==> job 5378: inputs <==
## snack
module snack(
    input ps2_data,
    input ps2_clk,
    input clk,
    input [1:0] speed_mode,
    input rst_n,
    input key,
    output hsync,
    output vsync,
    output beep,
    output [3:0] vga_r,
    output [3:0] vga_g,
    output [3:0] vga_b
    );
make LEC_CHECK=0 ABC_AREA=1 CAP_MARGIN=20 CORE_MARGIN=2 CORE_UTILIZATION=65 CTS_CLUSTER_SIZE=80 MAX_ROUTING_LAYER=met4 MIN_ROUTING_LAYER=met1 SETUP_SLACK_MARGIN=5.0 SLEW_MARGIN=20 finish   # period 40.0 ns
run.sh (not shown) runs the stock make flow with config.mk's settings and CLKGATE_MAP_FILE=.
==> inputs of job 7784, as changes to job 5378 <==
Settings changed: ABC_AREA 1 to default, CORE_UTILIZATION 65 to 40, CTS_CLUSTER_SIZE 80 to default, MAX_ROUTING_LAYER met4 to default, MIN_ROUTING_LAYER met1 to default, SETUP_SLACK_MARGIN 5.0 to default.
==> flow/constraint.sdc (replaced) <==
create_clock -name core_clock -period 10.3 [get_ports {clk}]
set_input_delay 2.0600 -clock core_clock [delete_from_list [all_inputs] [get_ports {clk}]]
set_output_delay 2.0600 -clock core_clock [all_outputs]
set_load 0.01 [all_outputs]
==> flow_summary_export.csv <==
group,metric,value,unit
yosys,synth_top_area_share,21.9,%
outcome,outcome,"finished clean",
power,intPower,4.73,mW
global_route,grt_use_met3,3.15,%
yosys,area_leaders,"dfrtp_1 22%, ha_1 20%, nand2_1 8.2%",
yosys,syn_avg_cell_area,8.21,um2
power,p_leak,27.6,nW
layout,layout.nets,7301,
critical_path,path_delay_family,"simple AND/OR/NAND/NOR gates",
global_route,grt_pass1_wl,274,mm
timing,fin_skew,0.0400,ns
routing,top_layer,"met5",
timing,fin_hold_ws,0.366,ns
global_route,grt_util_met2,39.7,%
critical_path,reg2regPathDepth,10,
critical_path,required,10.90,ns
clock_tree,clk_latency,0.71,ns
-- figures above: job 7784

==> flow_summary_export.csv <==
group,metric,value,unit
outcome,outcome,"finished clean",
global_route,grt_pass1_wl,272,mm
global_route,grt_util_met2,59.9,%
power,intPower,1.15,mW
power,p_leak,29.1,nW
yosys,syn_avg_cell_area,7.36,um2
yosys,area_leaders,"dfrtp_1 21%, ha_1 19%, xor2_1 11%",
routing,top_layer,"met4",
critical_path,path_delay_family,"buffers and inverters",
global_route,grt_use_met3,7.36,%
power,p_sw_share,34.7,%
yosys,yosys-top-cells-count,"1,554 x nand2_1, 868 x ha_1, 856 x inv_1",
timing,fin_hold_ws,0.346,ns
timing,fin_skew,0.0204,ns
layout,syn_to_final_growth,5.69,%
yosys,synth_top_area_share,21.1,%
critical_path,required,32.00,ns
clock_tree,clk_latency,0.67,ns
critical_path,reg2regPathDepth,15,
-- figures above: job 5378


========
==> inputs of job 5531 <==
snack again, from the RTL that the note above started with.
==> flow/config.mk <==
export PLATFORM = sky130hd
export DESIGN_NAME = snack
export DESIGN_NICKNAME = snack
export VERILOG_FILES = /design/flow/design.v
export SDC_FILE = /design/flow/constraint.sdc
export NUM_CORES = 4
export LEC_CHECK = 0
export ABC_AREA = 1
export CAP_MARGIN = 15
export CORE_MARGIN = 2
export CORE_UTILIZATION = 72
export CTS_CLUSTER_DIAMETER = 312
export CTS_CLUSTER_SIZE = 15
export HOLD_SLACK_MARGIN = 0.29
export PLACE_DENSITY_LB_ADDON = 0.03
export SETUP_SLACK_MARGIN = -0.34
export SLEW_MARGIN = 20
export TNS_END_PERCENT = 5
==> flow/constraint.sdc <==
create_clock -name core_clock -period 5.7 [get_ports {clk}]
set_input_delay 1.1400 -clock core_clock [delete_from_list [all_inputs] [get_ports {clk}]]
set_output_delay 1.1400 -clock core_clock [all_outputs]
set_load 0.01 [all_outputs]
==> inputs of job 1011, as changes to job 5531 <==
Settings changed: ABC_AREA 1 to unset, CAP_MARGIN 15 to 20, CORE_UTILIZATION 72 to 40, CTS_CLUSTER_DIAMETER 312 to unset, CTS_CLUSTER_SIZE 15 to unset, HOLD_SLACK_MARGIN 0.29 to unset, PLACE_DENSITY_LB_ADDON 0.03 to unset, SETUP_SLACK_MARGIN -0.34 to unset, TNS_END_PERCENT 5 to unset.
==> flow/constraint.sdc (replaced) <==
create_clock -name core_clock -period 8.48 [get_ports {clk}]
set_input_delay 1.6960 -clock core_clock [delete_from_list [all_inputs] [get_ports {clk}]]
set_output_delay 1.6960 -clock core_clock [all_outputs]
set_load 0.01 [all_outputs]
==> comparison table <==
| item | job 1011 | job 5531 |
|---|---|---|
| Synth mux share | 0.00908 | 0.000593 |
| Highest routing layer actually used | met4 | met5 |
| WL met1 | 78.2 mm | 70.4 mm |
| Floorplan Utilization | 0.401 | 0.724 |
| Seq/total area | 0.242 | 0.242 |
| Initial detailed-routing violation count | 3971 | 5378 |
| Power density normalized to cell area | 138 mW/mm2 | 182 mW/mm2 |
| Wire length of the first global-routing pass | 275 mm | 272 mm |
| Sequential share of power | 0.376 | 0.430 |
| Area taken by flip-flops and latches | 0.0143 mm2 | 0.0142 mm2 |
| Area figure in the yosys stat output | 0.0550 mm2 | 0.0570 mm2 |
| Fin Hold WS | 349 ps | 358 ps |
| Parity-gate share of the synthesized area counting xor and xnor cells | 0.160 | 0.132 |
| Share of the clock period used by the worst path | 0.526 | 0.618 |
| Cell-internal power | 5.48 mW | 6.81 mW |
| Adder and majority gate portion of the synthesized area | 0.198 | 0.191 |
| Diodes inserted | 1 | 0 |
| Cell total after placement | 8130 | 8560 |
| Status | timing/DRC/antenna clean | timing/DRC/antenna clean |
| Total wirelength of the detailed-routed design | 176 mm | 172 mm |
| Non-Clock Buffer Area Fraction | 0.0119 | 0.0116 |
| Depth of the worst register-to-register path | 11 | 17 |
| Power Combinational | 1.69 mW | 2.99 mW |
| Non-clock inverter count in the final layout | 228 | 870 |
| Leakage power total | 27.5 nW | 28.5 nW |
| Slew Limit Headroom | 0.270 | 0.290 |
| Number of cells produced by synthesis | 6698 | 7738 |
Power and IR drop assume default switching activity.
